[config.mk]
export PLATFORM = sky130hd
export DESIGN_NAME = ws2812_top
export DESIGN_NICKNAME = ws2812_top
export VERILOG_FILES = /design/flow/design.v
export SDC_FILE = /design/flow/constraint.sdc
export NUM_CORES = 4
export LEC_CHECK = 0
export CAP_MARGIN = 20
export CORE_ASPECT_RATIO = 0.72
export CORE_MARGIN = 2
export CORE_UTILIZATION = 72
export CTS_CLUSTER_DIAMETER = 152
export CTS_CLUSTER_SIZE = 10
export PLACE_DENSITY = 0.6
export SETUP_SLACK_MARGIN = 2.24
export SLEW_MARGIN = 20
[constraint.sdc]
create_clock -name core_clock -period 7.51 [get_ports {clk}]
set_input_delay 1.5020 -clock core_clock [delete_from_list [all_inputs] [get_ports {clk}]]
set_output_delay 1.5020 -clock core_clock [all_outputs]
set_load 0.01 [all_outputs]
[design.v]
module bit_fifo #(parameter DEPTH = 768) (
	input clk,
	input reset,
	input din,
	input wr_en,
	input rd_en,
	output reg q,
	output empty,
	output full
);
	localparam AW = $clog2(DEPTH);
	localparam CW = $clog2(DEPTH+1);
	reg mem [0:DEPTH-1];
	reg [AW-1:0] wr_ptr;
	reg [AW-1:0] rd_ptr;
	reg [CW-1:0] count;
	wire do_wr = wr_en & ~full;
	wire do_rd = rd_en & ~empty;
	assign empty = (count == 0);
	assign full = (count == DEPTH);
	always @(posedge clk) begin
		if (do_wr)
			mem[wr_ptr] <= din;
	end
	always @(posedge clk) begin
		if (reset) begin
			wr_ptr <= 0;
			rd_ptr <= 0;
			count <= 0;
			q <= 0;
		end else begin
			if (do_wr)
				wr_ptr <= (wr_ptr == DEPTH-1) ? {AW{1'b0}} : wr_ptr + 1'b1;
			if (do_rd) begin
				q <= mem[rd_ptr];
				rd_ptr <= (rd_ptr == DEPTH-1) ? {AW{1'b0}} : rd_ptr + 1'b1;
			end
			if (do_wr & ~do_rd)
				count <= count + 1'b1;
			else if (do_rd & ~do_wr)
				count <= count - 1'b1;
		end
	end
endmodule
module ledDriver(input clk, input reset, output reg led, input data, input lastBit, input start, output finish, output reg read);
	reg running;
	reg resCounting;
	reg[4:0] count;
	always @(posedge clk) begin
		if (reset || ~running) begin
			count<=0;
		end else begin
			if (count!=24) begin
				count <= count + 1;
			end else begin
			 count <=0;
			end
		end
	end
  reg firstbit;
	always @(posedge clk) begin
	  if (reset) begin
	    running <= 0;
	    firstbit <= 1;	   
		read <= 0;
		resCounting <= 0;
	  end else begin
	    if (~running & start) begin
	      running <= 1;
	      firstbit <= 1;
	    end else if (running) begin
	      firstbit<=0;
	      if (lastBit && count==24) begin
	        running <= 0;
	        resCounting <= 1;	 
			read <= 0;
	      end else if (count==0 && ~firstbit) begin
			read <= 1;
	      end else read <= 0;
	    end else if (resCounting && finish) begin
	      resCounting <= 0;
	    end
	  end
	end
	always @(posedge clk) begin
		if (reset || ~running) begin
			led <= 0;
		end else begin
			if (count==0) begin
				led <= 1;
			end else if ( (count==8 && ~data) || (count==16 && data)) begin
				led<=0;
			end
		end
	end
	reg [10:0] resCounter;
	always @(posedge clk) begin
	  if (reset || ~resCounting) begin
	    resCounter<=0;
	  end else begin
	    resCounter <= resCounter+1;
	  end
	end
	assign finish = resCounter==11'h7FF;
endmodule
module ws2812_top(input clk, input reset, input spi_valid, input spi_data, output led);
	parameter NUM_LEDS = 32;
	localparam NUM_BITS = NUM_LEDS*24;
	reg switch;
	wire q1,q2;
	reg[12:0] writeCount;
	wire read;	
	wire write ;		   	   
	wire empty1, empty2;
	reg justSwitched;
	bit_fifo #(.DEPTH(NUM_BITS)) fifo1(
		.clk(clk),
		.reset(reset),
		.din(spi_data),
		.wr_en(spi_valid & ~switch & write),
		.rd_en(read & switch),
		.q(q1),
		.empty(empty1),
		.full()
	);	   
	bit_fifo #(.DEPTH(NUM_BITS)) fifo2(
		.clk(clk),
		.reset(reset),
		.din(spi_data),
		.wr_en(spi_valid & switch & write),
		.rd_en(read & ~switch),
		.q(q2),
		.empty(empty2),
		.full()
	);		  
	wire readData;
	assign readData = switch ? q1 : q2;
	wire empty;
	assign empty = switch ? empty1 : empty2;
	wire ledFinished;  
	wire readDriver;
	assign read = readDriver | justSwitched;
	ledDriver ledDriver_inst(
		.clk(clk),
		.reset(reset),
		.led(led),
		.data(readData),   
		.lastBit(empty),
		.start(justSwitched),
		.finish(ledFinished),
		.read(readDriver)				  
	);
	reg ledRealFinished;
	reg firstRun;
	always @(posedge clk) begin
		if (reset) begin
			firstRun <= 1;		 
			ledRealFinished <= 1;
		end else begin
			if (justSwitched) begin
				firstRun <= 0;				
			end
			if (ledFinished)
				ledRealFinished <= 1;
			else if (justSwitched)
				ledRealFinished <= 0;
		end
	end
	reg spiFinished;
	reg seenSwitch;
	assign write = ~spiFinished | (seenSwitch!=switch);	
	wire spiRealFinished;
	assign spiRealFinished = spiFinished & (seenSwitch==switch);
	always @(posedge clk) begin
		if (reset) begin 
			writeCount <= 0;
			spiFinished <= 0;
			seenSwitch <= 0;
		end else if (spi_valid) begin
			if (writeCount==NUM_BITS-1) begin   
				if (seenSwitch!=switch) begin
					writeCount <= 1;  
					spiFinished <= 0;
				end else begin
					spiFinished <= 1;
				end
			end else begin
				writeCount <= writeCount + 1;
				spiFinished <= 0;		 
				seenSwitch <= switch;
			end
		end
	end			 
	always @(posedge clk) begin
		if (reset) begin
			switch <= 0;			  
			justSwitched <= 0;
		end else begin	
			if ((firstRun | ledRealFinished) & spiRealFinished) begin
				switch <= ~switch;
				justSwitched <= 1;
			end else
				justSwitched <= 0;
		end
	end	
endmodule
[run.sh]
#!/bin/bash
# the make line also repeats each setting of config.mk as NAME=value (left out here)
make -C /OpenROAD-flow-scripts/flow DESIGN_CONFIG=/design/flow/config.mk WORK_HOME=/design/flow/orfs CLKGATE_MAP_FILE= finish
==> run notes, run 1 <==
On the backend side, the flow ran end to end.

The global route stage reports its total congestion overflow as 0. Setup repair after global routing left no endpoint under its margin. The wire-length estimate of the detail-placed layout is 99820 um.

The analysis attributes to cell leakage a power of 0.02266 uW. The maximum VDD drop stands at 0.2109 mV. Summing the areas of all xor and xnor instances in the mapped netlist gives 0.6741% of the synthesized area. The power report attributes to the combinational group a share of 1.4%. For this run, the leading register cell type out of synthesis is sky130_fd_sc_hd__edfxtp_1. The area share of the largest cell type after synthesis stands at 64.55%. Of all power groups, the one with the highest power is sequential cells. After the last flow step, the layout net total stands at 5068. The latest clock arrival within the worst-skew pair stands at 0.78 ns. Summed over all combinational cells, the power is 250 uW. The number of cells after detailed placement stands at 6144. The setup slack on the worst flop-to-flop path stands at 2.63 ns.

The number of fill cells stands at 5770. Dividing the detail-routed via count by the number of cells gives 6.823. STA classifies the critical path endpoint as a flip-flop. In this run the layout overhead on the synthesized area is reported as 8.391%. The die is 271.3 um tall. The wire length after detailed routing stands at 177200 um.

The number of max-slew violations in the final report stands at 0. The total clock sinks stands at 1638. The post-route fraction of the period consumed by the critical path stands at 65.79%. The detailed router put a total of 69400 um of wire on met1.

The mean instance size in the synthesized netlist stands at 13.79 um2. Per STA, the worst path is made up of clkdlybuf4s50_1, o21ai_0, nor2_2, ha_1, inv_1, ha_1, nor2b_1, o21ai_0, a21boi_0, o21ai_0, a21boi_0, o21a_1, o21ai_0, or3b_2, a21oi_1. Yosys mapped a number of flops with a built-in enable equal to 1536. The timing report gives the biggest stage delay along the critical path as 0.63 ns. Walking the critical path from launch to capture passes 15 cell instances.

Across all checked pins, the minimum headroom to the slew limit is 5.287%. The async set-reset flop share out of synthesis stands at 0%. Looking at area per cell type in the netlist, the leader is sky130_fd_sc_hd__edfxtp_1.

The area of the chip stands at 101800 um2. The H-tree generated during clock tree synthesis spans 4 levels. The cell internal power dissipation stands at 14590 uW. The count of endpoints failing setup in the final report stands at 0. TritonCTS built the clock tree. For reference, full adder, half adder and majority cells occupy 0.6164% of the area reported after synthesis. As logged by OpenROAD, the buffers inserted on ports number 4.

For this run, design rule violations remaining after detail routing come to 0. Looking at the critical path, the single cell with the biggest stage delay is sky130_fd_sc_hd__clkdlybuf4s50_1. The count of cells along the worst hold path stands at 1. At the floorplan stage, the core utilization is reported as 72.30%.

Looking at the clock tree report, the root buffer type is sky130_fd_sc_hd__clkbuf_16. The placeable core region stands at 98830 um2. The detailed router used layers up to and including met5. The OpenROAD warning count stands at 49. Ranked by total cell area, the synthesized netlist is headed by sky130_fd_sc_hd__edfxtp_1 (65%), sky130_fd_sc_hd__mux4_2 (11%), sky130_fd_sc_hd__nor2_1 (8.8%).

The most numerous cell type found on the critical path is sky130_fd_sc_hd__o21ai_0. In this design, the largest share of critical-path delay is due to AND-OR/OR-AND gates. The power density of the placed cells stands at 234.0 nW/um2. The via count of the first global-routing pass stands at 42120. The die extent in x stands at 375.3 um. The met3 wire length stands at 26480 um.

The share of power burned in the clock network stands at 43.4%. The initialized floorplan defines 98 standard-cell rows. Per STA, the endpoint of the critical path is fifo2.count[8]. In this run the cell area of the synthesized design comes to 71450 um2.

The routed via count stands at 43790. The accumulated negative setup slack stands at 0 ns. The fraction of the mapped netlist area in compound gates stands at 3.082%.

Across all hold checks on the routed design, the worst slack comes to 0.4443 ns. The count of instantiated cells in the yosys netlist stands at 5181. The initial antenna violation count stands at 2. Antenna repair during routing inserted a diode count of 0.

The area fraction in mux cells stands at 13.33%. The final number of hold-violating endpoints stands at 0. The worst clock skew stands at 0.02953 ns. The count of cell types in the netlist stands at 70.

The placed instances occupy a cell area of 72280 um2. The maximum number of pins on one net before global-route repair stands at 305. STA lists the startpoint of the worst register-to-register path as fifo1.count[4]. The wire length of the first global-routing pass stands at 262800 um. Of the total power, the share spent switching nets is 19.51%. The number of max-cap violations stands at 0.

The clock distribution power stands at 7870 uW. The placer's final routability congestion estimate stands at 0.8901. Yosys printed 3 warnings.

The starting DRC count in detailed routing stands at 7378. For this sky-water flow run, the detailed-routed wirelength per cell is reported as 27.61 um. The maximum frequency from static timing analysis stands at 202.4 MHz.

In this run the critical register-to-register path is captured at fifo1.count[8]. In the setup report, the worst path falls into the class in2reg. After synthesis, flip-flops and latches occupy 67.41% of the total area. The commonest cells after synthesis are sky130_fd_sc_hd__nor2_1 (1679), sky130_fd_sc_hd__edfxtp_1 (1536), sky130_fd_sc_hd__clkbuf_1 (355).

The clock period minus worst slack stands at 4.941 ns. The data arrival time of the critical path stands at 5.63 ns. The critical path maximum fanout is 9.

The total track usage stands at 35.16%. For the sequential group, total power comes out at 10000 uW. The number of buffers created by CTS stands at 181. Per report_power, the sequential group accounts for 55.2% of the total. For reference, the clock transition at the flip-flops on the worst setup and hold paths is 0.05 ns. The first detailed-routing pass ran for 6 iterations. The required time at the worst endpoint is listed as 8.20 ns. CTS reports a maximum clock tree buffer depth of 3. The critical path starts at spi_valid. Once layout is complete, the cells apart from fillers number 6418. The synthesized netlist cell count stands at 5181. The yosys-reported design area after synthesis stands at 71450 um2.

Per the post-run analysis, buffers plus inverters along the critical path come to 2. The final design area excluding fillers stands at 77450 um2. Once synthesis finished, the tally of register bits stood at 1638.

The flow ran to the end and the layout has no timing, DRC or antenna violations. Summed over all nets, wire length on met2 after detailed routing comes to 76880 um. In this run the most critical hold path is launched from firstRun. The transition at the pin with the smallest max-transition slack stands at 1.421 ns.

STA shows the worst reg2reg path with a cell count of 17. The synthesis run identifies the leading combinational cell family as multiplexers. The type recorded for the worst min-delay path is reg2reg.

The most frequently used library cell after synthesis is sky130_fd_sc_hd__nor2_1. Looking at the hold checks, the worst path lands on firstRun. The switching power summed over all nets stands at 3536 uW. The simple-gate area share of the yosys netlist stands at 11.87%. The design draws 18130 uW. Nets still carrying antenna violations after routing amount to 0. Synthesis produced a netlist with a net count of 5219.

5 I/O pins were placed. STA classifies the critical path startpoint as an input port.
==> layer usage <==
layer	GRT usage, %	up-vias
met3	10.46	331
met5	0	-
li1	-	18520
met1	54.85	22040
met4	9.871	2
met2	49.11	2896
==> through the flow <==
| stage | utilization (%) | worst slack [ns] |
|---|---|---|
| 6_report | 78.37 | 2.569 |
| 5_1_grt | 78.37 | 2.370 |
| 4_1_cts | 78.25 | 2.303 |
| 3_5_place_dp | 73.14 | 1.513 |
| 3_3_place_gp | 72.92 | 1.578 |
| 2_1_floorplan | - | 2.726 |
==> timing repair <==
action                                  CTS  global route
buffers inserted                          0             2
endpoints found under the setup margin    0             2
hold buffers                              0             0
gates resized                             0             2
==> final cells by class <==
class	count	area, um2	area share [%]
clock buffers	269	5040	6.507
clock inverters	2	17.52	0.02262
inverters	37	138.9	0.1793
multi-input cells	3051	21260	27.45
flip-flops and latches	1638	48190	62.22
well taps	1300	1627	2.100
repair buffers	121	1184	1.528
==> run 2, diff against run 1 <==
- ABC_AREA: default -> 1
- CORE_ASPECT_RATIO: 0.72 -> default
- CORE_UTILIZATION: 72 -> 70
- CTS_CLUSTER_DIAMETER: 152 -> default
- CTS_CLUSTER_SIZE: 10 -> default
- GPL_ROUTABILITY_DRIVEN: default -> 0
- HOLD_SLACK_MARGIN: default -> 0.29
- PLACE_DENSITY: 0.6 -> default
- PLACE_DENSITY_LB_ADDON: default -> 0.04
- SETUP_SLACK_MARGIN: 2.24 -> 4.83
- clock period: 7.51 -> 16.4 ns (I/O delays scaled with it)
==> run 2 against run 1 <==
Net effect: synthesized cell count up 53%; worst hold slack better by 0.0037 ns; largest cell class unchanged; final cell count up 43%; highest routed layer unchanged; clock-buffer cell count down 37; worst setup slack better by 7.5 ns; cell area up 4.2%; critical path depth up 1; non-clock buffer count up 30; sequential share of layout area down 2.5 points.
==> run notes, run 2 <==
On the backend side, the flow ran end to end.

Outcome: no timing/DRC/antenna violations (unchanged). The switching power summed over all nets is 1788 uW (was 3536 uW). The leakage power total stands at 0.02772 uW (was 0.02266 uW). The site row count stands at 120 (was 98).

The fraction of the mapped netlist area in compound gates stands at 5.053% (was 3.082%). The transition at the pin with the smallest max-transition slack stands at 1.284 ns (was 1.421 ns). The delay contributed by the slowest stage of the critical path was 0.60 ns (was 0.63 ns). The worst hold path class is reg2reg (unchanged). The boundary pin count came to 5 (unchanged). The power in sequential cells was 4590 uW (was 10000 uW). The critical path's slowest cell is sky130_fd_sc_hd__nand2_1 (was sky130_fd_sc_hd__clkdlybuf4s50_1).

The initial antenna violation count stands at 2 (unchanged). The cell with the most instances after synthesis is sky130_fd_sc_hd__nor2_1 (unchanged). The number of cells on the critical path is 16 (was 15).

The sum of buffers and inverters on the critical path stands at 5 (was 2). The number of gates resized after CTS stands at 0 (unchanged). The maximum frequency from static timing analysis stands at 158.4 MHz. The maximum VDD drop was 0.09947 mV (was 0.2109 mV). The count of antenna diodes in the layout stands at 0 (unchanged). The maximum number of pins on one net before global-route repair stands at 295 (was 305). The number of detailed-route iterations in the first pass is 10 (was 6). The per-cell routed wire length stands at 21.46 um (was 27.61 um).

The power density of the placed cells stands at 106.4 nW/um2 (was 234.0 nW/um2). The total of hold buffers inserted after clock tree synthesis came to 0 (unchanged). The total clock sinks came to 1638 (unchanged). The global-route met1 utilization stands at 50.12% (was 54.85%). The total design power stands at 8587 uW (was 18130 uW). The total track usage stands at 35.45% (was 35.16%). The count of instantiated cells in the yosys netlist was 7932 (was 5181). The CTS tree was done (unchanged). The detailed-route vias per instance is 6.164 (was 6.823). The worst-path maximum fanout stands at 11 (was 9). The final net count stands at 7675 (was 5068). The wire length of the first global-routing pass was 300000 um (was 262800 um). The area fraction in full adders, half adders and majority gates is 0.5857% (was 0.6164%). The fraction of met3 tracks used by global routing was 7.736% (was 10.46%). The area of the chip was 110100 um2 (was 101800 um2). The launch point of the worst path is spi_valid (unchanged).

Cells taking the most area after synthesis: sky130_fd_sc_hd__edfxtp_1 (61%), sky130_fd_sc_hd__nor2_1 (11%), sky130_fd_sc_hd__nand2_1 (7.4%) (was sky130_fd_sc_hd__edfxtp_1 (65%), sky130_fd_sc_hd__mux4_2 (11%), sky130_fd_sc_hd__nor2_1 (8.8%)). The count of input and output buffers stands at 4 (unchanged). The number of synthesis warnings is 3 (unchanged).

The yosys-reported design area after synthesis stands at 75200 um2 (was 71450 um2). The sequential power share is 53.4% (was 55.2%). The cell type with the largest total area is sky130_fd_sc_hd__edfxtp_1 (unchanged).

The master cell of the clock root buffer was sky130_fd_sc_hd__clkbuf_16 (unchanged). The number of buffers created by CTS was 166 (was 181). The required time reported for the critical path endpoint stands at 17.05 ns (was 8.20 ns). The end point of the most critical hold path is ledDriver_inst.resCounter[0] (was firstRun).

The share of the synthesized netlist area taken by xor and xnor gates stands at 0.2895% (was 0.6741%). The cell internal power dissipation stands at 6799 uW (was 14590 uW). The worst clock skew is 0.03187 ns (was 0.02953 ns). The detailed placer's ending HPWL stands at 107300 um (was 99820 um).

The synthesized netlist cell count is 7932 (was 5181). The mean instance size in the synthesized netlist stands at 9.481 um2 (was 13.79 um2). The placeable core region stands at 106800 um2 (was 98830 um2). The count of cells along the worst hold path stands at 1 (unchanged). The kind of launch point of the worst setup path is an input port (unchanged). The class of the most critical setup path is in2reg (unchanged). The count of endpoints failing setup in the final report stands at 0 (unchanged).

The count of cell types in the netlist stands at 58 (was 70). The post-synthesis to final-layout area growth was 7.324% (was 8.391%). The number of flip-flops and latches in the synthesized netlist stands at 1638 (unchanged).

The net count after synthesis came to 7970 (was 5219). The kind of end point of the critical path is a flip-flop (unchanged). The accumulated negative setup slack came to 0 ns (unchanged). The number of max-slew violations in the final report stands at 0 (unchanged). The async set-reset flop share out of synthesis stands at 0% (unchanged). Worst-path cell chain: clkdlybuf4s50_1, nand3_1, inv_1, nand2_1, inv_2, ha_1, inv_1, ha_1, a21o_1, a31oi_1, o21ai_0, a21oi_1, o21ai_0, xor2_1, o21ai_0, inv_1 (was clkdlybuf4s50_1, o21ai_0, nor2_2, ha_1, inv_1, ha_1, nor2b_1, o21ai_0, a21boi_0, o21ai_0, a21boi_0, o21a_1, o21ai_0, or3b_2, a21oi_1). The footprint of the multi-input gates is 23000 um2 (was 21260 um2).

The number of H-tree levels stands at 4 (unchanged). The height of the die stands at 331.8 um (was 271.3 um). The met2 layer usage reported by global route stands at 54.77% (was 49.11%). After layout, the minimum clock period comes to 6.312 ns. The most heavily used metal layer in global routing is met2 (was met1). The main flop type was sky130_fd_sc_hd__edfxtp_1 (unchanged). The area share of the largest cell type after synthesis stands at 61.33% (was 64.55%).

The cell family contributing the most delay on the critical path was AND-OR/OR-AND gates (unchanged). The clock distribution power stands at 3690 uW (was 7870 uW). The switching part of the total was 20.82% (was 19.51%). The share of the yosys chip area belonging to registers stands at 64.05% (was 67.41%).

The length in cells of the worst reg-to-reg path was 16 (was 17). The number of max-cap violations stands at 0 (unchanged). The simple-gate area share of the yosys netlist stands at 24.60% (was 11.87%). The die extent in x stands at 331.8 um (was 375.3 um).

The tightest slew margin relative to the limit stands at 14.39% (was 5.287%). The final design area excluding fillers was 80710 um2 (was 77450 um2). The overall overflow remaining after global route came to 0 (unchanged). The fraction of the core area occupied by cells at floorplan stands at 70.44% (was 72.30%). The routed via count stands at 56530 (was 43790).

The register area is 48190 um2 (unchanged). The starting DRC count in detailed routing is 8587 (was 7378). The number of buffers inserted to repair setup after CTS came to 0 (unchanged). The count of library flops with an enable pin stands at 1536 (unchanged).

The largest power group is sequential cells (unchanged). The biggest combinational cell group after synthesis was simple AND/OR/NAND/NOR gates (was multiplexers). RSZ-0062 raised after global routing: false (unchanged).

The critical hold path startpoint is ledDriver_inst.resCounter[0] (was firstRun). The post-layout utilization of the core was 75.60% (was 78.37%). The wire length after detailed routing is 196800 um (was 177200 um). The area after detailed placement stands at 75420 um2 (was 72280 um2).

The power attributed to combinational cells is 309 uW (was 250 uW). The via count of the first global-routing pass is 53010 (was 42120). The count of antenna-violating nets left after detailed routing stands at 0 (unchanged). The worst flop-to-flop path startpoint is fifo2.rd_ptr[0] (was fifo1.count[4]).

The area fraction in mux cells is 0.02662% (was 13.33%). The last element of the critical path was fifo2.count[7] (was fifo2.count[8]). The final number of hold-violating endpoints stands at 0 (unchanged). The clock transition at the registers of the reported paths stands at 0.06 ns (was 0.05 ns). The cell area after synthesis stands at 75200 um2 (was 71450 um2). The OpenROAD warning count stands at 57 (was 49). The number of DRC violations after detailed routing stands at 0 (unchanged). The data arrival time of the critical path is 6.97 ns (was 5.63 ns). Most common library cells after synthesis: sky130_fd_sc_hd__nor2_1 (2298), sky130_fd_sc_hd__edfxtp_1 (1536), sky130_fd_sc_hd__nand2_1 (1481) (was sky130_fd_sc_hd__nor2_1 (1679), sky130_fd_sc_hd__edfxtp_1 (1536), sky130_fd_sc_hd__clkbuf_1 (355)). The largest buffer count on any clock path stands at 3 (unchanged).

The worst reg2reg path endpoint is fifo2.q (was fifo1.count[8]). The share of power burned in the clock network came to 43.0% (was 43.4%). The post-route fraction of the period consumed by the critical path is 38.49% (was 65.79%). The part of the total power dissipated in combinational logic stands at 3.6% (was 1.4%). The number of fill cells was 7356 (was 5770). The latest clock arrival within the worst-skew pair came to 0.79 ns (was 0.78 ns).

The setup slack on the worst flop-to-flop path stands at 11.88 ns (was 2.63 ns).
==> run 2: layer usage <==
| metal | part of all wire [%] | routed length [um] |
|---|---|---|
| met5 | 0.0056 | 11 |
| met4 | 3.3 | 6442 |
| met3 | 13 | 26480 |
| met2 | 46 | 90110 |
| met1 | 37 | 73760 |
==> run 2: final cells by class <==
type,instances,area share (%)
clock inverter,67,0.7426
multi-input combinational,5355,28.50
clock buffer,232,5.762
tap,1403,2.175
timing repair buffer,151,1.558
sequential,1638,59.71
inverter,325,1.555
==> run 2: through the flow <==
stage,hold slack (ns),setup WS (ns),cells
4_1_cts,0.4534,10.21,9170
3_5_place_dp,0.4401,9.441,8871
2_1_floorplan,0.4175,10.80,7932
5_1_grt,0.4715,9.780,9171
3_3_place_gp,0.4293,9.421,8869
6_report,0.4480,10.09,9171
==> run 3, diff against run 2 <==
- CAP_MARGIN: 20 -> 40
- CELL_PAD_IN_SITES_DETAIL_PLACEMENT: default -> 2
- CORE_UTILIZATION: 70 -> 40
- CTS_CLUSTER_DIAMETER: default -> 324
- CTS_CLUSTER_SIZE: default -> 26
- HOLD_SLACK_MARGIN: 0.29 -> default
- MAX_ROUTING_LAYER: default -> met5
- PLACE_DENSITY_LB_ADDON: 0.04 -> 0.15
- SETUP_SLACK_MARGIN: 4.83 -> 5.0
- SLEW_MARGIN: 20 -> 0
- TNS_END_PERCENT: default -> 80
- clock period: 16.4 -> 48.9 ns (I/O delays scaled with it)
==> run 3 against run 2 <==
Net effect: global-route usage is 8.6 points lower; critical endpoint is now fifo2.mem[670]; via count is 1.3% higher; worst setup slack better by 25 ns; sequential share of layout area is 0.98 points higher; first-iteration DRC count is 46% lower; clock-buffer cell count is 109 lower; wire length is 32% higher; still clean on timing, DRC and antenna; final cell count is 10% higher; die size is 74% higher; core utilization is 33 points lower; synthesized area stayed put; worst hold slack better by 0.010 ns; largest cell class unchanged.
==> run notes, run 3 <==
On the backend side, the flow ran end to end.

The area of the chip stands at 191500 um2 (was 110100 um2). The site row count is 159 (was 120). The overall overflow remaining after global route stands at 0 (unchanged).

The count of cell types in the netlist was 58 (unchanged). The number of DRC violations after detailed routing stands at 0 (unchanged). The critical hold path startpoint is ledDriver_inst.resCounter[0] (unchanged). The power attributed to combinational cells was 115 uW (was 309 uW).

The yosys-reported design area after synthesis was 75200 um2 (unchanged). The final net count was 7597 (was 7675). The worst hold path class was reg2reg (unchanged). Outcome: no timing/DRC/antenna violations (unchanged). The detailed-route vias per instance stands at 5.668 (was 6.164). The class of the most critical setup path is in2reg (unchanged). The end point of the most critical hold path was ledDriver_inst.resCounter[0] (unchanged). The clock distribution power is 757 uW (was 3690 uW). The post-route fraction of the period consumed by the critical path came to 27.24% (was 38.49%).

The count of library flops with an enable pin stands at 1536 (unchanged). The power density of the placed cells stands at 30.34 nW/um2 (was 106.4 nW/um2). The area fraction in mux cells stands at 0.02662% (unchanged). The CTS tree was done (unchanged). The latest clock arrival within the worst-skew pair stands at 0.75 ns (was 0.79 ns). The height of the die stands at 437.6 um (was 331.8 um). The fraction of the core area occupied by cells at floorplan came to 40.17% (was 70.44%). The cell family contributing the most delay on the critical path was buffers and inverters (was AND-OR/OR-AND gates). The cell internal power dissipation was 1857 uW (was 6799 uW). The biggest combinational cell group after synthesis is simple AND/OR/NAND/NOR gates (unchanged). The master cell of the clock root buffer is sky130_fd_sc_hd__clkbuf_16 (unchanged). The data arrival time of the critical path stands at 13.86 ns (was 6.97 ns). The number of detailed-route iterations in the first pass is 6 (was 10).

The cell with the most instances after synthesis is sky130_fd_sc_hd__nor2_1 (unchanged). Worst-path cell chain: buf_8, buf_12, buf_4, buf_4, buf_16, buf_4, buf_16 (was clkdlybuf4s50_1, nand3_1, inv_1, nand2_1, inv_2, ha_1, inv_1, ha_1, a21o_1, a31oi_1, o21ai_0, a21oi_1, o21ai_0, xor2_1, o21ai_0, inv_1). The fraction of the mapped netlist area in compound gates stands at 5.053% (unchanged). The net count after synthesis stands at 7970 (unchanged). The part of the total power dissipated in combinational logic stands at 4.8% (was 3.6%). The maximum number of pins on one net before global-route repair came to 273 (was 295). The die extent in x stands at 437.6 um (was 331.8 um).

The number of buffers inserted to repair setup after CTS stands at 0 (unchanged). The share of the synthesized netlist area taken by xor and xnor gates is 0.2895% (unchanged). The initial antenna violation count stands at 1 (was 2). The length in cells of the worst reg-to-reg path stands at 16 (unchanged). The count of endpoints failing setup in the final report came to 0 (unchanged). The power in sequential cells stands at 1540 uW (was 4590 uW). The count of input and output buffers came to 4 (unchanged). The per-cell routed wire length stands at 25.80 um (was 21.46 um). The number of synthesis warnings came to 3 (unchanged).

The required time reported for the critical path endpoint stands at 49.44 ns (was 17.05 ns). The number of cells after detailed placement was 9979 (was 8871). The worst clock skew stands at 0.04360 ns (was 0.03187 ns). The kind of end point of the critical path is a flip-flop (unchanged).

The clock transition at the registers of the reported paths is 0.11 ns (was 0.06 ns). The cell type with the largest total area was sky130_fd_sc_hd__edfxtp_1 (unchanged). The mean instance size in the synthesized netlist is 9.481 um2 (unchanged). The worst-path maximum fanout was 223 (was 11).

The share of power burned in the clock network stands at 31.4% (was 43.0%). The count of instantiated cells in the yosys netlist stands at 7932 (unchanged). The leakage power total was 0.02636 uW (was 0.02772 uW). The total clock sinks stands at 1638 (unchanged). The switching power summed over all nets came to 552.4 uW (was 1788 uW). The number of cells on the critical path came to 7 (was 16). The worst flop-to-flop path startpoint is fifo2.rd_ptr[0] (unchanged).

Cells taking the most area after synthesis: sky130_fd_sc_hd__edfxtp_1 (61%), sky130_fd_sc_hd__nor2_1 (11%), sky130_fd_sc_hd__nand2_1 (7.4%) (unchanged). The sum of buffers and inverters on the critical path was 7 (was 5). Most common library cells after synthesis: sky130_fd_sc_hd__nor2_1 (2298), sky130_fd_sc_hd__edfxtp_1 (1536), sky130_fd_sc_hd__nand2_1 (1481) (unchanged). RSZ-0062 raised after global routing: false (unchanged). The number of fill cells stands at 20110 (was 7356).

The delay contributed by the slowest stage of the critical path stands at 0.75 ns (was 0.60 ns). The final number of hold-violating endpoints stands at 0 (unchanged). The count of cells along the worst hold path is 1 (unchanged). Based on the critical path, the design can be clocked at up to 75.07 MHz. The hold slack stands at 0.4584 ns (was 0.4480 ns). The largest power group is sequential cells (unchanged). The number of gates resized after CTS is 0 (unchanged). The routed via count is 57280 (was 56530). The number of max-cap violations is 0 (unchanged). The wire length after detailed routing is 260700 um (was 196800 um). The count of non-filler cells in the finished layout stands at 10110 (was 9171). The OpenROAD warning count stands at 53 (was 57). The via count of the first global-routing pass stands at 63660 (was 53010).

The tightest slew margin relative to the limit stands at 19.05% (was 14.39%). The share of the yosys chip area belonging to registers is 64.05% (unchanged). The boundary pin count stands at 5 (unchanged). The setup slack on the worst flop-to-flop path is 43.78 ns (was 11.88 ns). The launch point of the worst path was spi_data (was spi_valid).

The accumulated negative setup slack was 0 ns (unchanged). The total track usage stands at 26.89% (was 35.45%). The detailed placer's ending HPWL was 154900 um (was 107300 um). The cell area after synthesis stands at 75200 um2 (unchanged). The post-layout utilization of the core stands at 42.42% (was 75.60%). The main flop type is sky130_fd_sc_hd__edfxtp_1 (unchanged).

The number of flip-flops and latches in the synthesized netlist came to 1638 (unchanged). The worst reg2reg path endpoint is fifo2.q (unchanged). The last element of the critical path is fifo2.mem[670] (was fifo2.count[7]). The starting DRC count in detailed routing stands at 4634 (was 8587). The total of hold buffers inserted after clock tree synthesis stands at 0 (unchanged). The simple-gate area share of the yosys netlist was 24.60% (unchanged). The number of H-tree levels stands at 3 (was 4).

The count of antenna-violating nets left after detailed routing came to 0 (unchanged). The kind of launch point of the worst setup path was an input port (unchanged). The number of buffers created by CTS is 72 (was 166).

The clock period minus worst slack stands at 13.32 ns. The critical path's slowest cell is sky130_fd_sc_hd__buf_4 (was sky130_fd_sc_hd__nand2_1). The sequential power share was 63.8% (was 53.4%).

The number of max-slew violations in the final report is 0 (unchanged). The area fraction in full adders, half adders and majority gates stands at 0.5857% (unchanged). The total design power stands at 2410 uW (was 8587 uW). The placeable core region stands at 187200 um2 (was 106800 um2).

The post-synthesis to final-layout area growth stands at 5.594% (was 7.324%). The wire length of the first global-routing pass stands at 393700 um (was 300000 um). The transition at the pin with the smallest max-transition slack was 1.214 ns (was 1.284 ns).

The maximum VDD drop was 0.02778 mV (was 0.09947 mV). The switching part of the total stands at 22.93% (was 20.82%). The synthesized netlist cell count stands at 7932 (unchanged).

The async set-reset flop share out of synthesis stands at 0% (unchanged). The timing report shows the most common cell along the critical path to be sky130_fd_sc_hd__buf_4. The largest buffer count on any clock path stands at 3 (unchanged). The area share of the largest cell type after synthesis came to 61.33% (unchanged).
run 3: metal layers:
| metal | wire length, um | GRT usage [%] | vias up |
|---|---|---|---|
| li1 | - | - | 25450 |
| met1 | 101900 | 31.55 | 29870 |
| met2 | 135800 | 49.51 | 1430 |
| met3 | 9795 | 2.416 | 534 |
| met4 | 13210 | 12.37 | 0 |
| met5 | 0 | 0 | - |
run 3: final cells by class:
class	instances	area [um2]	share of cell area (%)
flip-flops and latches	1638	48190	60.68
clock inverters	2	25.02	0.03151
diodes	1	2.502	0.003151
repair buffers	167	1722	2.168
well taps	2495	3122	3.931
multi-input cells	5355	23020	28.98
clock buffers	123	2078	2.617
inverters	325	1255	1.580
run 3: through the flow:
step / area, um2 / setup WS [ns]
2_1_floorplan: 75200 / 36.80
3_3_place_gp: 76770 / 34.63
3_5_place_dp: 77270 / 34.96
4_1_cts: 79380 / 35.71
5_1_grt: 79410 / 35.34
6_report: 79410 / 35.58
==> run 4, diff against run 3 <==
- ABC_AREA: 1 -> default
- CAP_MARGIN: 40 -> 20
- CELL_PAD_IN_SITES_DETAIL_PLACEMENT: 2 -> default
- CORE_UTILIZATION: 40 -> 65
- CTS_CLUSTER_DIAMETER: 324 -> default
- CTS_CLUSTER_SIZE: 26 -> default
- GPL_ROUTABILITY_DRIVEN: 0 -> default
- MAX_ROUTING_LAYER: met5 -> default
- PLACE_DENSITY_LB_ADDON: 0.15 -> default
- SETUP_SLACK_MARGIN: 5.0 -> 3.77
- SLEW_MARGIN: 0 -> 20
- TNS_END_PERCENT: 80 -> default
- clock period: 48.9 -> 15.7 ns (I/O delays scaled with it)
==> run 4 against run 3 <==
Net effect: synthesized cell count shrank 35%; critical endpoint is now fifo1.count[8]; combinational power is essentially flat; flip-flop count is the same; critical path type unchanged; register-to-register slack lost 33 ns; worst hold slack lost 0.0085 ns; synthesized area shrank 5.0%; sequential power grew to 3.1 times the previous value; largest power group unchanged; sequential share of layout area grew 1.4 points; final cell count shrank 35%; still clean; wire length shrank 30%; via count shrank 24%.
==> run notes, run 4 <==
On the backend side, the flow ran end to end.

Outcome: no timing/DRC/antenna violations (unchanged). The number of synthesis warnings stands at 3 (unchanged). The count of non-filler cells in the finished layout stands at 6581 (was 10110). The number of buffers inserted to repair setup after CTS is 0 (unchanged).

The simple-gate area share of the yosys netlist stands at 11.87% (was 24.60%). The accumulated negative setup slack stands at 0 ns (unchanged). The post-route fraction of the period consumed by the critical path is 44.16% (was 27.24%). The final design area excluding fillers stands at 77600 um2 (was 79410 um2). The count of antenna-violating nets left after detailed routing stands at 0 (unchanged).

The total of hold buffers inserted after clock tree synthesis stands at 0 (unchanged). The via count of the first global-routing pass stands at 41650 (was 63660). The worst hold path class is reg2reg (unchanged). The number of cells on the critical path stands at 15 (was 7). The maximum VDD drop stands at 0.09870 mV (was 0.02778 mV). The detailed-route vias per instance stands at 6.617 (was 5.668).

The count of antenna diodes in the layout was 0 (was 1). The critical path's slowest cell is sky130_fd_sc_hd__nor3_2 (was sky130_fd_sc_hd__buf_4). The cell with the most instances after synthesis was sky130_fd_sc_hd__nor2_1 (unchanged).

The wire length of the first global-routing pass stands at 269800 um (was 393700 um). The fraction of the mapped netlist area in compound gates was 3.082% (was 5.053%). The number of fill cells was 7400 (was 20110). The dominant cell type by count on the critical path was sky130_fd_sc_hd__o21ai_0 (was sky130_fd_sc_hd__buf_4). The number of max-slew violations in the final report came to 0 (unchanged). The sequential power share came to 54.9% (was 63.8%). The height of the die stands at 335.6 um (was 437.6 um). The sum of buffers and inverters on the critical path stands at 2 (was 7). The number of gates resized after CTS stands at 0 (unchanged). The post-layout utilization of the core was 71.19% (was 42.42%). The count of cell types in the netlist came to 70 (was 58). The area after detailed placement is 72330 um2 (was 77270 um2).

The cell internal power dissipation stands at 6953 uW (was 1857 uW). The overall overflow remaining after global route stands at 0 (unchanged). The maximum number of pins on one net before global-route repair stands at 236 (was 273). The share of power burned in the clock network stands at 43.7% (was 31.4%). The count of endpoints failing setup in the final report came to 0 (unchanged). The required time reported for the critical path endpoint stands at 16.38 ns (was 49.44 ns).

The length in cells of the worst reg-to-reg path stands at 10 (was 16). The number of H-tree levels stands at 4 (was 3). The critical hold path startpoint was firstRun (was ledDriver_inst.resCounter[0]). The routed via count came to 43540 (was 57280). The worst reg2reg path endpoint is fifo1.q (was fifo2.q). The number of detailed-route iterations in the first pass was 6 (unchanged). The clock period minus worst slack stands at 6.934 ns. The number of max-cap violations was 0 (unchanged).

The count of cells along the worst hold path stands at 1 (unchanged). The share of the synthesized netlist area taken by xor and xnor gates is 0.6741% (was 0.2895%). The power attributed to combinational cells stands at 117 uW (was 115 uW).

Most common library cells after synthesis: sky130_fd_sc_hd__nor2_1 (1679), sky130_fd_sc_hd__edfxtp_1 (1536), sky130_fd_sc_hd__clkbuf_1 (355) (was sky130_fd_sc_hd__nor2_1 (2298), sky130_fd_sc_hd__edfxtp_1 (1536), sky130_fd_sc_hd__nand2_1 (1481)). The site row count came to 121 (was 159). The detailed placer's ending HPWL came to 100700 um (was 154900 um). The boundary pin count stands at 5 (unchanged). The last element of the critical path is fifo1.count[8] (was fifo2.mem[670]). The mean instance size in the synthesized netlist was 13.79 um2 (was 9.481 um2). The count of input and output buffers stands at 4 (unchanged). The setup slack on the worst flop-to-flop path stands at 10.86 ns (was 43.78 ns). The main flop type is sky130_fd_sc_hd__edfxtp_1 (unchanged). The cell type with the largest total area is sky130_fd_sc_hd__edfxtp_1 (unchanged). The largest buffer count on any clock path is 3 (unchanged). The part of the total power dissipated in combinational logic stands at 1.3% (was 4.8%). The OpenROAD warning count stands at 60 (was 53).

The number of buffers created by CTS stands at 166 (was 72). The end point of the most critical hold path was firstRun (was ledDriver_inst.resCounter[0]). The CTS tree is done (unchanged). The clock distribution power stands at 3800 uW (was 757 uW). The leakage power total came to 0.02270 uW (was 0.02636 uW). The number of cells after detailed placement stands at 6268 (was 9979).

The yosys-reported design area after synthesis stands at 71450 um2 (was 75200 um2). RSZ-0062 raised after global routing: false (unchanged). The worst-path maximum fanout is 10 (was 223). The area fraction in mux cells is 13.33% (was 0.02662%). The final net count was 5063 (was 7597). The net count after synthesis is 5219 (was 7970). The area of the chip came to 112600 um2 (was 191500 um2). The hold slack is 0.4498 ns (was 0.4584 ns). The power in sequential cells stands at 4780 uW (was 1540 uW).

The initial antenna violation count is 5 (was 1). The master cell of the clock root buffer is sky130_fd_sc_hd__clkbuf_16 (unchanged). The data arrival time of the critical path was 7.62 ns (was 13.86 ns). The transition at the pin with the smallest max-transition slack is 1.134 ns (was 1.214 ns).

Worst-path cell chain: clkdlybuf4s50_1, o21ai_0, nor3_2, ha_1, inv_1, ha_1, nor2b_1, o21ai_0, a21boi_0, o21ai_0, a21boi_0, o21a_1, o21ai_0, or3b_2, a21oi_1 (was buf_8, buf_12, buf_4, buf_4, buf_16, buf_4, buf_16). The largest power group was sequential cells (unchanged). The area share of the largest cell type after synthesis is 64.55% (was 61.33%).

The delay contributed by the slowest stage of the critical path was 0.78 ns (was 0.75 ns). The die extent in x stands at 335.6 um (was 437.6 um). The per-cell routed wire length stands at 27.74 um (was 25.80 um). The number of flip-flops and latches in the synthesized netlist stands at 1638 (unchanged). The area fraction in full adders, half adders and majority gates stands at 0.6164% (was 0.5857%). The placeable core region came to 109000 um2 (was 187200 um2). The kind of end point of the critical path is a flip-flop (unchanged). The switching part of the total stands at 20.10% (was 22.93%). The share of the yosys chip area belonging to registers is 67.41% (was 64.05%). The starting DRC count in detailed routing stands at 6541 (was 4634). The launch point of the worst path is spi_valid (was spi_data). The clock transition at the registers of the reported paths was 0.06 ns (was 0.11 ns). The biggest combinational cell group after synthesis is multiplexers (was simple AND/OR/NAND/NOR gates).

The total track usage stands at 32.96% (was 26.89%). The worst flop-to-flop path startpoint is fifo1.rd_ptr[1] (was fifo2.rd_ptr[0]). The async set-reset flop share out of synthesis came to 0% (unchanged).

Cells taking the most area after synthesis: sky130_fd_sc_hd__edfxtp_1 (65%), sky130_fd_sc_hd__mux4_2 (11%), sky130_fd_sc_hd__nor2_1 (8.8%) (was sky130_fd_sc_hd__edfxtp_1 (61%), sky130_fd_sc_hd__nor2_1 (11%), sky130_fd_sc_hd__nand2_1 (7.4%)). The tightest slew margin relative to the limit stands at 24.19% (was 19.05%). The fraction of the core area occupied by cells at floorplan was 65.55% (was 40.17%).

The synthesized netlist cell count stands at 5181 (was 7932). The worst clock skew was 0.02528 ns (was 0.04360 ns). The post-synthesis to final-layout area growth was 8.606% (was 5.594%). The kind of launch point of the worst setup path is an input port (unchanged). The count of instantiated cells in the yosys netlist stands at 5181 (was 7932).

The cell area after synthesis was 71450 um2 (was 75200 um2). The class of the most critical setup path was in2reg (unchanged). The cell family contributing the most delay on the critical path is AND-OR/OR-AND gates (was buffers and inverters). The placer's final routability congestion estimate stands at 0.8495. The maximum frequency from static timing analysis stands at 144.2 MHz. The total clock sinks stands at 1638 (unchanged). The count of library flops with an enable pin came to 1536 (unchanged). The power density of the placed cells stands at 112.1 nW/um2 (was 30.34 nW/um2). The wire length after detailed routing is 182600 um (was 260700 um).

The switching power summed over all nets stands at 1750 uW (was 552.4 uW). The latest clock arrival within the worst-skew pair stands at 0.78 ns (was 0.75 ns). The number of DRC violations after detailed routing came to 0 (unchanged). The final number of hold-violating endpoints came to 0 (unchanged).
run 4: area by class of cell:
class | count | area [um2] | share of cell area, %
multi-input cells | 3051 | 21220 | 27.34
repair buffers | 131 | 1109 | 1.428
well taps | 1414 | 1769 | 2.280
flip-flops and latches | 1638 | 48190 | 62.09
inverters | 37 | 138.9 | 0.1790
clock inverters | 89 | 661.9 | 0.8529
clock buffers | 221 | 4518 | 5.822
run 4: metal layers:
layer  GRT usage (%)  share of wire, %  up-vias
li1                -                 -    18560
met1           50.44                40    22350
met2           48.77                45     2321
met3           7.490                12      307
met4           8.234               2.3        2
met5               0            0.0060        -
run 4: through the flow:
step / setup WS [ns] / power (uW)
after floorplan: 9.278 / 4916
after global placement: 8.010 / 4987
after detailed placement: 7.979 / 4990
after CTS: 8.776 / 8732
after global routing: 8.428 / 8912
final: 8.766 / 8703
==> run 5, diff against run 4 <==
- CAP_MARGIN: 20 -> 30
- CELL_PAD_IN_SITES_DETAIL_PLACEMENT: default -> 0
- CELL_PAD_IN_SITES_GLOBAL_PLACEMENT: default -> 3
- CORE_ASPECT_RATIO: default -> 0.94
- CORE_MARGIN: 2 -> 8
- CORE_UTILIZATION: 65 -> 54
- GPL_ROUTABILITY_DRIVEN: default -> 1
- MAX_ROUTING_LAYER: default -> met4
- MIN_ROUTING_LAYER: default -> met1
- PLACE_DENSITY_LB_ADDON: default -> 0.2
- SETUP_SLACK_MARGIN: 3.77 -> 3.36
- SLEW_MARGIN: 20 -> 10
- clock period: 15.7 -> 23.0 ns (I/O delays scaled with it)
==> run 5 against run 4 <==
Net effect: global-route usage shrank 6.2 points; clock skew grew 0.0020 ns; first-iteration DRC count shrank 23%; flip-flop count is the same; still clean on timing, DRC and antenna; via count shrank 1.2%; die size grew 28%; worst setup slack gained 5.9 ns; clock power shrank 31%; sequential share of layout area shrank 0.86 points; non-clock buffer count grew 49; highest routed layer is now met4; largest cell class unchanged.
==> run notes, run 5 <==
On the backend side, the flow ran end to end.

The starting DRC count in detailed routing came to 5055 (was 6541). After layout, the minimum clock period comes to 8.363 ns. The worst flop-to-flop path startpoint is fifo2.rd_ptr[0] (was fifo1.rd_ptr[1]). The simple-gate area share of the yosys netlist stands at 11.87% (unchanged).

The die extent in x came to 391.2 um (was 335.6 um). The placeable core region stands at 131500 um2 (was 109000 um2). The cell family contributing the most delay on the critical path is AND-OR/OR-AND gates (unchanged). The latest clock arrival within the worst-skew pair came to 0.80 ns (was 0.78 ns). Most common library cells after synthesis: sky130_fd_sc_hd__nor2_1 (1679), sky130_fd_sc_hd__edfxtp_1 (1536), sky130_fd_sc_hd__clkbuf_1 (355) (unchanged). The number of detailed-route iterations in the first pass was 5 (was 6). The synthesized netlist cell count stands at 5181 (unchanged). The critical path's slowest cell is sky130_fd_sc_hd__nor2_1 (was sky130_fd_sc_hd__nor3_2). The transition at the pin with the smallest max-transition slack stands at 1.027 ns (was 1.134 ns). The cell type with the largest total area is sky130_fd_sc_hd__edfxtp_1 (unchanged). Power attributed to combinational cells is 83.3 uW. The number of max-cap violations was 0 (unchanged). The cell area after synthesis stands at 71450 um2 (unchanged). The count of cells along the worst hold path came to 1 (unchanged). The OpenROAD warning count was 53 (was 60).

The CTS tree is done (unchanged). The maximum number of pins on one net before global-route repair stands at 256 (was 236). The accumulated negative setup slack stands at 0 ns (unchanged). The last element of the critical path was fifo2.count[8] (was fifo1.count[8]). The number of buffers inserted to repair setup after CTS is 0 (unchanged). The area fraction in mux cells stands at 13.33% (unchanged). The mean instance size in the synthesized netlist stands at 13.79 um2 (unchanged). The required time reported for the critical path endpoint stands at 23.72 ns (was 16.38 ns). The final net count stands at 5118 (was 5063). The sum of buffers and inverters on the critical path stands at 2 (unchanged). The post-route fraction of the period consumed by the critical path came to 36.36% (was 44.16%).

The initial antenna violation count stands at 11 (was 5). The total track usage stands at 26.81% (was 32.96%). The detailed placer's ending HPWL stands at 103700 um (was 100700 um). Outcome: no timing/DRC/antenna violations (unchanged). The number of DRC violations after detailed routing stands at 0 (unchanged). The fraction of the core area occupied by cells at floorplan stands at 54.32% (was 65.55%). The cell internal power dissipation came to 4773 uW (was 6953 uW).

The final number of hold-violating endpoints stands at 0 (unchanged). RSZ-0062 raised after global routing: false (unchanged). The end point of the most critical hold path is firstRun (unchanged). The total of hold buffers inserted after clock tree synthesis is 0 (unchanged). The number of H-tree levels is 4 (unchanged). The part of the total power dissipated in combinational logic is 1.4% (was 1.3%). The setup slack on the worst flop-to-flop path is 17.54 ns (was 10.86 ns). The share of power burned in the clock network stands at 44.0% (was 43.7%). Worst-path cell chain: clkdlybuf4s50_1, o21ai_0, nor2_1, ha_1, inv_1, ha_1, nor2b_1, o21ai_0, a21boi_0, o21ai_0, a21boi_0, o21a_1, o21ai_0, or3b_2, a21oi_1 (was clkdlybuf4s50_1, o21ai_0, nor3_2, ha_1, inv_1, ha_1, nor2b_1, o21ai_0, a21boi_0, o21ai_0, a21boi_0, o21a_1, o21ai_0, or3b_2, a21oi_1). The per-cell routed wire length is 27.02 um (was 27.74 um). The async set-reset flop share out of synthesis stands at 0% (unchanged). The via count of the first global-routing pass came to 41840 (was 41650).

The data arrival time of the critical path was 9.08 ns (was 7.62 ns). The detailed-route vias per instance stands at 6.153 (was 6.617). The kind of end point of the critical path was a flip-flop (unchanged). The power density of the placed cells stands at 75.99 nW/um2 (was 112.1 nW/um2). The fraction of the mapped netlist area in compound gates stands at 3.082% (unchanged). The count of cell types in the netlist was 70 (unchanged). The share of the yosys chip area belonging to registers was 67.41% (unchanged).

The launch point of the worst path is spi_valid (unchanged). The overall overflow remaining after global route was 0 (unchanged). The largest buffer count on any clock path stands at 3 (unchanged). The yosys-reported design area after synthesis stands at 71450 um2 (unchanged). The routed via count was 43010 (was 43540).

The wire length after detailed routing stands at 188900 um (was 182600 um). The clock transition at the registers of the reported paths stands at 0.06 ns (about the same). The length in cells of the worst reg-to-reg path stands at 11 (was 10). The total design power is 5980 uW (was 8703 uW). The switching power summed over all nets stands at 1207 uW (was 1750 uW). The number of gates resized after CTS stands at 0 (unchanged). The dominant cell type by count on the critical path is sky130_fd_sc_hd__o21ai_0 (unchanged).

The placer's final routability congestion estimate stands at 0.8086 (was 0.8495). The leakage power total stands at 0.02307 uW (was 0.02270 uW). The worst reg2reg path endpoint was fifo2.q (was fifo1.q). The worst-path maximum fanout stands at 9 (was 10). The site row count stands at 129 (was 121). The count of library flops with an enable pin was 1536 (unchanged).

The post-synthesis to final-layout area growth is 10.14% (was 8.606%). The area fraction in full adders, half adders and majority gates stands at 0.6164% (unchanged). The worst clock skew stands at 0.02726 ns (was 0.02528 ns). The share of the synthesized netlist area taken by xor and xnor gates stands at 0.6741% (unchanged). The number of synthesis warnings was 3 (unchanged). The net count after synthesis stands at 5219 (unchanged).

The class of the most critical setup path is in2reg (unchanged). The critical hold path startpoint is firstRun (unchanged). The delay contributed by the slowest stage of the critical path is 0.70 ns (was 0.78 ns). The total clock sinks came to 1638 (unchanged). The area share of the largest cell type after synthesis stands at 64.55% (unchanged).

The worst hold path class was reg2reg (unchanged). The tightest slew margin relative to the limit was 31.15% (was 24.19%). The count of non-filler cells in the finished layout stands at 6990 (was 6581).

The sequential power share was 54.6% (was 54.9%). The switching part of the total stands at 20.19% (was 20.10%). The count of antenna-violating nets left after detailed routing stands at 0 (unchanged). The number of flip-flops and latches in the synthesized netlist came to 1638 (unchanged). The power in sequential cells came to 3260 uW (was 4780 uW). The master cell of the clock root buffer is sky130_fd_sc_hd__clkbuf_16 (unchanged).

The height of the die stands at 368.7 um (was 335.6 um). The maximum VDD drop is 0.06253 mV (was 0.09870 mV). The wire length of the first global-routing pass came to 277100 um (was 269800 um). The count of instantiated cells in the yosys netlist is 5181 (unchanged). The biggest combinational cell group after synthesis was multiplexers (unchanged). The count of endpoints failing setup in the final report stands at 0 (unchanged). The area of the chip came to 144200 um2 (was 112600 um2). The number of buffers created by CTS came to 172 (was 166). The main flop type is sky130_fd_sc_hd__edfxtp_1 (unchanged). The count of input and output buffers stands at 4 (unchanged). The largest power group is sequential cells (unchanged). The maximum frequency from static timing analysis stands at 119.6 MHz.

The clock distribution power stands at 2630 uW (was 3800 uW). The cell with the most instances after synthesis is sky130_fd_sc_hd__nor2_1 (unchanged). The boundary pin count stands at 5 (unchanged).

The number of cells on the critical path came to 15 (unchanged). Cells taking the most area after synthesis: sky130_fd_sc_hd__edfxtp_1 (65%), sky130_fd_sc_hd__mux4_2 (11%), sky130_fd_sc_hd__nor2_1 (8.8%) (unchanged). The number of cells after detailed placement stands at 6662 (was 6268). The number of max-slew violations in the final report stands at 0 (unchanged). The kind of launch point of the worst setup path is an input port (unchanged).
[run 5: per-stage QoR]
step | utilization (%) | setup slack (ns) | area, um2 | hold WS [ns]
CTS | 59.66 | 14.61 | 78480 | 0.4475
global route | 59.83 | 14.31 | 78700 | 0.4748
global placement | 55.39 | 13.75 | 72860 | 0.4255
floorplan | - | 15.12 | 71450 | 0.4175
detailed placement | 55.66 | 13.75 | 73220 | 0.4359
finish | 59.83 | 14.64 | 78700 | 0.4444
[run 5: area by class of cell]
class	count	area (um2)
sequential	1638	48190
fill	10440	52850
clock inverter	83	558.0
tap	1768	2212
timing repair buffer	180	1752
inverter	37	138.9
multi-input combinational	3051	21140
antenna	2	5.005
clock buffer	231	4703
[run 5: layer usage]
layer  track usage, %  wire (um)
met5                -          0
met4            6.772       4235
met3            6.320      19410
met2            38.16      83590
met1            39.32      81640
==> run 6, diff against run 5 <==
- CAP_MARGIN: 30 -> 20
- CELL_PAD_IN_SITES_DETAIL_PLACEMENT: 0 -> default
- CELL_PAD_IN_SITES_GLOBAL_PLACEMENT: 3 -> default
- CORE_ASPECT_RATIO: 0.94 -> default
- CORE_MARGIN: 8 -> 2
- CORE_UTILIZATION: 54 -> 58
- CTS_CLUSTER_SIZE: default -> 40
- MAX_ROUTING_LAYER: met4 -> default
- MIN_ROUTING_LAYER: met1 -> default
- PLACE_DENSITY: default -> 0.61
- PLACE_DENSITY_LB_ADDON: 0.2 -> default
- SETUP_SLACK_MARGIN: 3.36 -> 3.04
- SLEW_MARGIN: 10 -> 20
- clock period: 23.0 -> 11.3 ns (I/O delays scaled with it)
==> run 6 against run 5 <==
Net effect: clock skew down 0.0013 ns; worst setup slack worse by 9.3 ns; combinational power up 97%; still clean on timing, DRC and antenna; total power up 100%; highest routed layer unchanged; critical endpoint is now fifo1.count[8].
==> run notes, run 6 <==
On the backend side, the flow ran end to end.

The length in cells of the worst reg-to-reg path stands at 15 (was 11). The OpenROAD warning count stands at 53 (unchanged). The synthesized netlist cell count was 5181 (unchanged). The switching power summed over all nets stands at 2427 uW (was 1207 uW). The number of detailed-route iterations in the first pass came to 5 (unchanged). The wire length of the first global-routing pass stands at 268600 um (was 277100 um). The post-layout utilization of the core came to 63.87% (was 59.83%). The post-route fraction of the period consumed by the critical path stands at 53.21% (was 36.36%). The cell type with the largest total area was sky130_fd_sc_hd__edfxtp_1 (unchanged). The worst-path maximum fanout came to 10 (was 9).

The area share of the largest cell type after synthesis came to 64.55% (unchanged). The number of flip-flops and latches in the synthesized netlist stands at 1638 (unchanged). The yosys-reported design area after synthesis is 71450 um2 (unchanged). The maximum VDD drop came to 0.1702 mV (was 0.06253 mV).

The overall overflow remaining after global route stands at 0 (unchanged). The final design area excluding fillers stands at 77950 um2 (was 78700 um2). The sum of buffers and inverters on the critical path stands at 2 (unchanged). The class of the most critical setup path is in2reg (unchanged). The starting DRC count in detailed routing came to 4672 (was 5055).

The count of instantiated cells in the yosys netlist came to 5181 (unchanged). The number of max-cap violations was 0 (unchanged). The clock period minus worst slack stands at 6.012 ns.

The CTS tree was done (unchanged). RSZ-0062 raised after global routing: false (unchanged). The worst hold path class is reg2reg (unchanged). The last element of the critical path was fifo1.count[8] (was fifo2.count[8]). The largest power group is sequential cells (unchanged).

The power density of the placed cells stands at 154.9 nW/um2 (was 75.99 nW/um2). The final net count stands at 5075 (was 5118). The cell area after synthesis is 71450 um2 (unchanged). The latest clock arrival within the worst-skew pair stands at 0.79 ns (was 0.80 ns). The launch point of the worst path is spi_valid (unchanged). Worst-path cell chain: clkdlybuf4s50_1, o21ai_0, nor3_2, ha_1, inv_1, ha_1, nor2b_1, o21ai_0, a21boi_0, o21ai_0, a21boi_0, o21a_1, o21ai_0, or3b_2, a21oi_1 (was clkdlybuf4s50_1, o21ai_0, nor2_1, ha_1, inv_1, ha_1, nor2b_1, o21ai_0, a21boi_0, o21ai_0, a21boi_0, o21a_1, o21ai_0, or3b_2, a21oi_1). The cell family contributing the most delay on the critical path was AND-OR/OR-AND gates (unchanged). The most heavily used metal layer in global routing is met2 (was met1). The clock distribution power was 5270 uW (was 2630 uW).

The power in sequential cells is 6640 uW (was 3260 uW). The global-route met1 utilization is 38.57% (was 39.32%). The number of H-tree levels stands at 4 (unchanged).

The async set-reset flop share out of synthesis is 0% (unchanged). The site row count stands at 128 (was 129). The wire length after detailed routing was 179700 um (was 188900 um). The count of library flops with an enable pin came to 1536 (unchanged). The number of gates resized after CTS was 0 (unchanged). The clock transition at the registers of the reported paths was 0.06 ns (about the same).

The cell with the most instances after synthesis was sky130_fd_sc_hd__nor2_1 (unchanged). The share of the yosys chip area belonging to registers came to 67.41% (unchanged). The detailed placer's ending HPWL came to 98880 um (was 103700 um). The post-synthesis to final-layout area growth is 9.084% (was 10.14%). Cells taking the most area after synthesis: sky130_fd_sc_hd__edfxtp_1 (65%), sky130_fd_sc_hd__mux4_2 (11%), sky130_fd_sc_hd__nor2_1 (8.8%) (unchanged). The met2 layer usage reported by global route was 49.60% (was 38.16%). The worst flop-to-flop path startpoint was switch (was fifo2.rd_ptr[0]). The data arrival time of the critical path was 6.71 ns (was 9.08 ns). The master cell of the clock root buffer is sky130_fd_sc_hd__clkbuf_16 (unchanged). The number of buffers created by CTS stands at 169 (was 172). The area fraction in mux cells stands at 13.33% (unchanged).

The end point of the most critical hold path is ledDriver_inst.resCounter[0] (was firstRun). The biggest combinational cell group after synthesis is multiplexers (unchanged). The tightest slew margin relative to the limit stands at 22.87% (was 31.15%). The required time reported for the critical path endpoint is 12.00 ns (was 23.72 ns). The detailed-route vias per instance came to 6.210 (was 6.153). The power attributed to combinational cells came to 164 uW (was 83.3 uW). The net count after synthesis came to 5219 (unchanged). The largest buffer count on any clock path was 3 (unchanged). The fraction of the mapped netlist area in compound gates was 3.082% (unchanged).

In this build the clock could be raised as far as 166.3 MHz. The area of the chip was 126000 um2 (was 144200 um2). The number of max-slew violations in the final report came to 0 (unchanged). The count of input and output buffers stands at 4 (unchanged). Most common library cells after synthesis: sky130_fd_sc_hd__nor2_1 (1679), sky130_fd_sc_hd__edfxtp_1 (1536), sky130_fd_sc_hd__clkbuf_1 (355) (unchanged). The final number of hold-violating endpoints was 0 (unchanged).

The total of hold buffers inserted after clock tree synthesis came to 0 (unchanged). The fraction of the core area occupied by cells at floorplan was 58.55% (was 54.32%). The switching part of the total is 20.10% (was 20.19%). The count of cells along the worst hold path stands at 1 (unchanged). The via count of the first global-routing pass stands at 41610 (was 41840). The transition at the pin with the smallest max-transition slack is 1.153 ns (was 1.027 ns). The number of buffers inserted to repair setup after CTS stands at 0 (unchanged).

The worst reg2reg path endpoint is fifo1.count[8] (was fifo2.q). The number of fill cells is 9240 (was 10440). The fraction of met3 tracks used by global routing stands at 3.728% (was 6.320%). The kind of launch point of the worst setup path was an input port (unchanged). The initial antenna violation count stands at 0 (was 11). The delay contributed by the slowest stage of the critical path stands at 0.69 ns (was 0.70 ns).

The total design power was 12070 uW (was 5980 uW). The routed via count is 42180 (was 43010). The kind of end point of the critical path is a flip-flop (unchanged). The dominant cell type by count on the critical path was sky130_fd_sc_hd__o21ai_0 (unchanged). The count of non-filler cells in the finished layout stands at 6792 (was 6990). The critical path's slowest cell is sky130_fd_sc_hd__nor3_2 (was sky130_fd_sc_hd__nor2_1). The total clock sinks stands at 1638 (unchanged). The critical hold path startpoint is ledDriver_inst.resCounter[0] (was firstRun).

The cell internal power dissipation stands at 9647 uW (was 4773 uW). The number of DRC violations after detailed routing stands at 0 (unchanged). The height of the die is 355.0 um (was 368.7 um). The accumulated negative setup slack is 0 ns (unchanged).

The part of the total power dissipated in combinational logic was 1.4% (about the same). The main flop type is sky130_fd_sc_hd__edfxtp_1 (unchanged). The leakage power total stands at 0.02278 uW (was 0.02307 uW).

The setup slack on the worst flop-to-flop path is 6.48 ns (was 17.54 ns). The share of the synthesized netlist area taken by xor and xnor gates was 0.6741% (unchanged). The count of endpoints failing setup in the final report stands at 0 (unchanged). The number of cells after detailed placement is 6490 (was 6662). The maximum number of pins on one net before global-route repair stands at 269 (was 256). The number of synthesis warnings stands at 3 (unchanged). The die extent in x stands at 355.0 um (was 391.2 um). The area fraction in full adders, half adders and majority gates stands at 0.6164% (unchanged). The count of antenna diodes in the layout is 0 (was 2).

The sequential power share came to 55.0% (was 54.6%). The simple-gate area share of the yosys netlist is 11.87% (unchanged). The number of cells on the critical path stands at 15 (unchanged). The area after detailed placement stands at 72730 um2 (was 73220 um2). The count of antenna-violating nets left after detailed routing stands at 0 (unchanged). The mean instance size in the synthesized netlist came to 13.79 um2 (unchanged).

The worst clock skew is 0.02596 ns (was 0.02726 ns). The share of power burned in the clock network stands at 43.6% (was 44.0%). The count of cell types in the netlist is 70 (unchanged). The per-cell routed wire length stands at 26.46 um (was 27.02 um). Outcome: no timing/DRC/antenna violations (unchanged). The placeable core region is 122000 um2 (was 131500 um2). The boundary pin count stands at 5 (unchanged). The total track usage stands at 28.88% (was 26.81%). The placer's final routability congestion estimate stands at 0.8105 (was 0.8086).
run 6: routing by layer:
layer / wire (um) / up-vias
met5: 0 / -
met4: 5309 / 0
met3: 10390 / 279
met2: 91850 / 1373
met1: 72170 / 21940
li1: - / 18590
run 6: stage by stage:
| stage | setup WS, ns | hold slack (ns) |
|---|---|---|
| floorplan | 5.758 | 0.4175 |
| global placement | 4.535 | 0.4292 |
| detailed placement | 4.515 | 0.4405 |
| CTS | 5.330 | 0.4533 |
| global route | 4.898 | 0.4670 |
| finish | 5.288 | 0.4503 |
run 6: area by class of cell:
class / instances / area, um2 / share of cell area (%)
clock buffer: 221 / 4654 / 5.971
clock inverter: 80 / 506.7 / 0.6501
inverter: 37 / 138.9 / 0.1782
multi-input combinational: 3051 / 21200 / 27.19
sequential: 1638 / 48190 / 61.82
tap: 1625 / 2033 / 2.608
timing repair buffer: 140 / 1230 / 1.578
==> run 7, diff against run 6 <==
- CORE_UTILIZATION: 58 -> 72
- CTS_CLUSTER_DIAMETER: default -> 212
- CTS_CLUSTER_SIZE: 40 -> 10
- GPL_ROUTABILITY_DRIVEN: 1 -> default
- PLACE_DENSITY: 0.61 -> 0.6
- SETUP_SLACK_MARGIN: 3.04 -> 2.24
- SLEW_MARGIN: 20 -> 40
- clock period: 11.3 -> 7.51 ns (I/O delays scaled with it)
==> run 7 against run 6 <==
Net effect: via count is 3.6% higher; cell area is 0.54% lower; synthesized cell count unchanged; total power up 50%; global-route usage rose by 6.2 points; clock skew is 0.0050 ns higher; flip-flop count stayed put; sequential share of layout area is 0.34 points higher; synthesized area unchanged; highest routed layer is now met5.
==> run notes, run 7 <==
On the backend side, the flow ran end to end.

Outcome: no timing/DRC/antenna violations (unchanged). The total clock sinks came to 1638 (unchanged). The count of instantiated cells in the yosys netlist stands at 5181 (unchanged). The clock transition at the registers of the reported paths was 0.06 ns (about the same). The biggest combinational cell group after synthesis is multiplexers (unchanged). The area fraction in full adders, half adders and majority gates stands at 0.6164% (unchanged). The yosys-reported design area after synthesis came to 71450 um2 (unchanged). The placeable core region is 98420 um2 (was 122000 um2). The count of cells along the worst hold path was 1 (unchanged). The detailed-route vias per instance stands at 6.834 (was 6.210).

The worst flop-to-flop path startpoint is fifo2.count[4] (was switch). The largest power group is sequential cells (unchanged). The accumulated negative setup slack was 0 ns (unchanged).

The maximum VDD drop came to 0.2691 mV (was 0.1702 mV). The transition at the pin with the smallest max-transition slack stands at 0.9708 ns (was 1.153 ns). RSZ-0062 raised after global routing: false (unchanged).

The area fraction in mux cells came to 13.33% (unchanged). The mean instance size in the synthesized netlist was 13.79 um2 (unchanged). The wire length of the first global-routing pass stands at 262300 um (was 268600 um). The count of library flops with an enable pin stands at 1536 (unchanged). The worst-path maximum fanout was 9 (was 10).

The per-cell routed wire length stands at 27.48 um (was 26.46 um). The worst hold path class was reg2reg (unchanged). The switching part of the total stands at 19.70% (was 20.10%). The power density of the placed cells came to 233.3 nW/um2 (was 154.9 nW/um2).

The number of synthesis warnings stands at 3 (unchanged). The overall overflow remaining after global route stands at 0 (unchanged). The share of the yosys chip area belonging to registers was 67.41% (unchanged). The routed via count stands at 43710 (was 42180). The total of hold buffers inserted after clock tree synthesis stands at 0 (unchanged). The share of power burned in the clock network stands at 43.3% (was 43.6%). The share of the synthesized netlist area taken by xor and xnor gates is 0.6741% (unchanged).

The worst clock skew stands at 0.03093 ns (was 0.02596 ns). The boundary pin count was 5 (unchanged). The post-synthesis to final-layout area growth is 8.491% (was 9.084%). The critical hold path startpoint is ledDriver_inst.count[0] (was ledDriver_inst.resCounter[0]).

The number of cells on the critical path came to 16 (was 15). The setup slack on the worst flop-to-flop path stands at 2.81 ns (was 6.48 ns). The critical path's slowest cell is sky130_fd_sc_hd__clkdlybuf4s50_1 (was sky130_fd_sc_hd__nor3_2). The worst reg2reg path endpoint is fifo2.count[8] (was fifo1.count[8]). The kind of launch point of the worst setup path was an input port (unchanged). The number of flip-flops and latches in the synthesized netlist came to 1638 (unchanged).

The count of antenna-violating nets left after detailed routing was 0 (unchanged). The cell family contributing the most delay on the critical path was AND-OR/OR-AND gates (unchanged). The worst setup slack before clock tree synthesis is 1.587 ns (was 4.515 ns). The number of max-cap violations is 0 (unchanged). The number of max-slew violations in the final report came to 0 (unchanged). The starting DRC count in detailed routing stands at 6619 (was 4672).

The via count of the first global-routing pass stands at 42420 (was 41610).
[run 7: per-stage QoR]
stage               cell area (um2)  total power, uW  utilization, %  hold slack (ns)
floorplan                     71450            10280               -           0.4175
global placement              72150            10420           73.31           0.4277
detailed placement            72380            10430           73.54           0.4484
CTS                           77390            18120           78.63           0.4614
global route                  77520            18470           78.76           0.4859
finish                        77520            18080           78.77           0.4576
[run 7: layout make-up]
class | instances | area (um2)
antenna | 2 | 5.005
clock buffer | 245 | 4897
clock inverter | 10 | 108.9
fill | 5672 | 20900
inverter | 37 | 138.9
multi-input combinational | 3051 | 21360
sequential | 1638 | 48190
tap | 1287 | 1610
timing repair buffer | 127 | 1219
[run 7: repair_timing]
| item | CTS | global route |
|---|---|---|
| gates resized | 0 | 1 |
| setup buffers | 0 | 1 |
| endpoints found under the setup margin | 0 | 1 |
[run 7: layer usage]
layer	global-route usage, %	wire length (um)
met5	0.3783	92
met2	52.57	80670
met3	8.408	23190
met1	52.31	66980
met4	10.55	4872
Power is estimated from default activity; no workload was simulated.
